==> 08-10: inputs <==
// conv1_layer
 module conv1_layer (
   input clk,
   input rst_n,
   input valid_in,
   input signed [7:0] data_in,
   output signed [11:0] conv_out_1, conv_out_2, conv_out_3,
   output valid_out_conv
 );
 wire signed [7:0] data_out_0, data_out_1, data_out_2, data_out_3, data_out_4,
  data_out_5, data_out_6, data_out_7, data_out_8, data_out_9,
  data_out_10, data_out_11, data_out_12, data_out_13, data_out_14,
  data_out_15, data_out_16, data_out_17, data_out_18, data_out_19,
  data_out_20, data_out_21, data_out_22, data_out_23, data_out_24;
 wire valid_out_buf;
 conv1_buf #(.WIDTH(28), .HEIGHT(28), .DATA_BITS(8)) conv1_buf(
   .clk(clk),
   .rst_n(rst_n),
   .valid_in(valid_in),
   .data_in(data_in),
   .data_out_0(data_out_0),
   .data_out_1(data_out_1),
   .data_out_2(data_out_2),
   .data_out_3(data_out_3),
   .data_out_4(data_out_4),
   .data_out_5(data_out_5),
   .data_out_6(data_out_6),
   .data_out_7(data_out_7),
   .data_out_8(data_out_8),
   .data_out_9(data_out_9),
   .data_out_10(data_out_10),
   .data_out_11(data_out_11),
   .data_out_12(data_out_12),
   .data_out_13(data_out_13),
   .data_out_14(data_out_14),
   .data_out_15(data_out_15),
   .data_out_16(data_out_16),
   .data_out_17(data_out_17),
   .data_out_18(data_out_18),
   .data_out_19(data_out_19),
  ...
export LEC_CHECK = 0
export ABC_AREA = 0
export CAP_MARGIN = 40
export CELL_PAD_IN_SITES_DETAIL_PLACEMENT = 1
export CELL_PAD_IN_SITES_GLOBAL_PLACEMENT = 3
export CORE_MARGIN = 2
export CORE_UTILIZATION = 40
export GPL_ROUTABILITY_DRIVEN = 0
export GPL_TIMING_DRIVEN = 1
export MAX_ROUTING_LAYER = met4
export MIN_ROUTING_LAYER = met2
export PLACE_DENSITY_LB_ADDON = 0.03
export SLEW_MARGIN = 20
create_clock -name core_clock -period 5.0 [get_ports {clk}]
run.sh (not shown) runs the stock make flow with config.mk's settings and CLKGATE_MAP_FILE=.
==> 05-03 (differences from 08-10) <==
Settings changed: ABC_AREA 0 to default, CAP_MARGIN 40 to 20, CELL_PAD_IN_SITES_DETAIL_PLACEMENT 1 to default, CELL_PAD_IN_SITES_GLOBAL_PLACEMENT 3 to default, CORE_UTILIZATION 40 to 70, GPL_ROUTABILITY_DRIVEN 0 to default, GPL_TIMING_DRIVEN 1 to default, MAX_ROUTING_LAYER met4 to default, MIN_ROUTING_LAYER met2 to default, PLACE_DENSITY_LB_ADDON 0.03 to default.
==> flow/constraint.sdc (replaced) <==
create_clock -name core_clock -period 3.36 [get_ports {clk}]
set_input_delay 0.6720 -clock core_clock [delete_from_list [all_inputs] [get_ports {clk}]]
set_output_delay 0.6720 -clock core_clock [all_outputs]
set_load 0.01 [all_outputs]
==> 11-15 (differences from 08-10) <==
Settings changed: ABC_AREA 0 to default, CAP_MARGIN 40 to 15, CELL_PAD_IN_SITES_DETAIL_PLACEMENT 1 to default, CELL_PAD_IN_SITES_GLOBAL_PLACEMENT 3 to default, CORE_UTILIZATION 40 to 70, CTS_CLUSTER_DIAMETER from default to 385, GPL_ROUTABILITY_DRIVEN 0 to default, GPL_TIMING_DRIVEN 1 to default, HOLD_SLACK_MARGIN from default to 0.06, MAX_ROUTING_LAYER met4 to default, MIN_ROUTING_LAYER met2 to met1, PLACE_DENSITY_LB_ADDON 0.03 to 0.2, SETUP_SLACK_MARGIN from default to 1.23, SLEW_MARGIN 20 to 25, TNS_END_PERCENT from default to 75.
==> flow/constraint.sdc (replaced) <==
create_clock -name core_clock -period 4.97 [get_ports {clk}]
set_input_delay 0.9940 -clock core_clock [delete_from_list [all_inputs] [get_ports {clk}]]
set_output_delay 0.9940 -clock core_clock [all_outputs]
set_load 0.01 [all_outputs]
==> results.cfg <==
; flow metrics
[run_status]
status = finished clean

[cts]
clock_latency_ns = 0.96

[setup_path]
reg2regPathDepth = 15

[drt]
dr.pass1.iters = 6
via_count = 135800
wl_met2_mm = 228.6

[worst_hold_path]
min-delay-start = conv1_calc.sum2_s3[6][4]

[power_and_ir_drop]
p_clk_frac = 0.476

[final_timing]
skew_ns = 0.04798
(the above is from 11-15)
==> results.cfg <==
; flow metrics
[final_timing]
skew_ns = 0.1288
slew_headroom = 0.3504

[cts]
root_buffer = clkbuf_16
clock_latency_ns = 1.10

[power_and_ir_drop]
seqPwrFrac = 0.471
p_clk_frac = 0.503

[logic_synthesis]
common_cells = dfxtp_1, ha_1, nor2_1

[worst_hold_path]
min-delay-start = conv1_calc.sum3_s4[2][3]

[drt]
wl_met2_mm = 300.2
via_count = 183000

[run_status]
status = finished clean

[placement]
dpl_cell_area_sq_um = 201500
(the above is from 08-10)
==> results.cfg <==
; flow metrics
[run_status]
status = finished with violations
failed_layout_checks = negative setup slack

[global_routing]
grt.met2_usage = 0.6157
grt.total_usage = 0.3913

[setup_path]
reg2regPathDepth = 17
worstReg2RegStart = conv1_calc.p_s0[12][5]

[drt]
via_count = 143000
wl_met2_mm = 253.6
dr.pass1.iters = 7

[cts]
clock_latency_ns = 1.01

[worst_hold_path]
hold_path_end = conv1_calc.sum1_s2[1][15]
hp-class = in -> reg

[final_timing]
setup_slack_ns = -0.9114
setup_violations = 185
(the above is from 05-03)
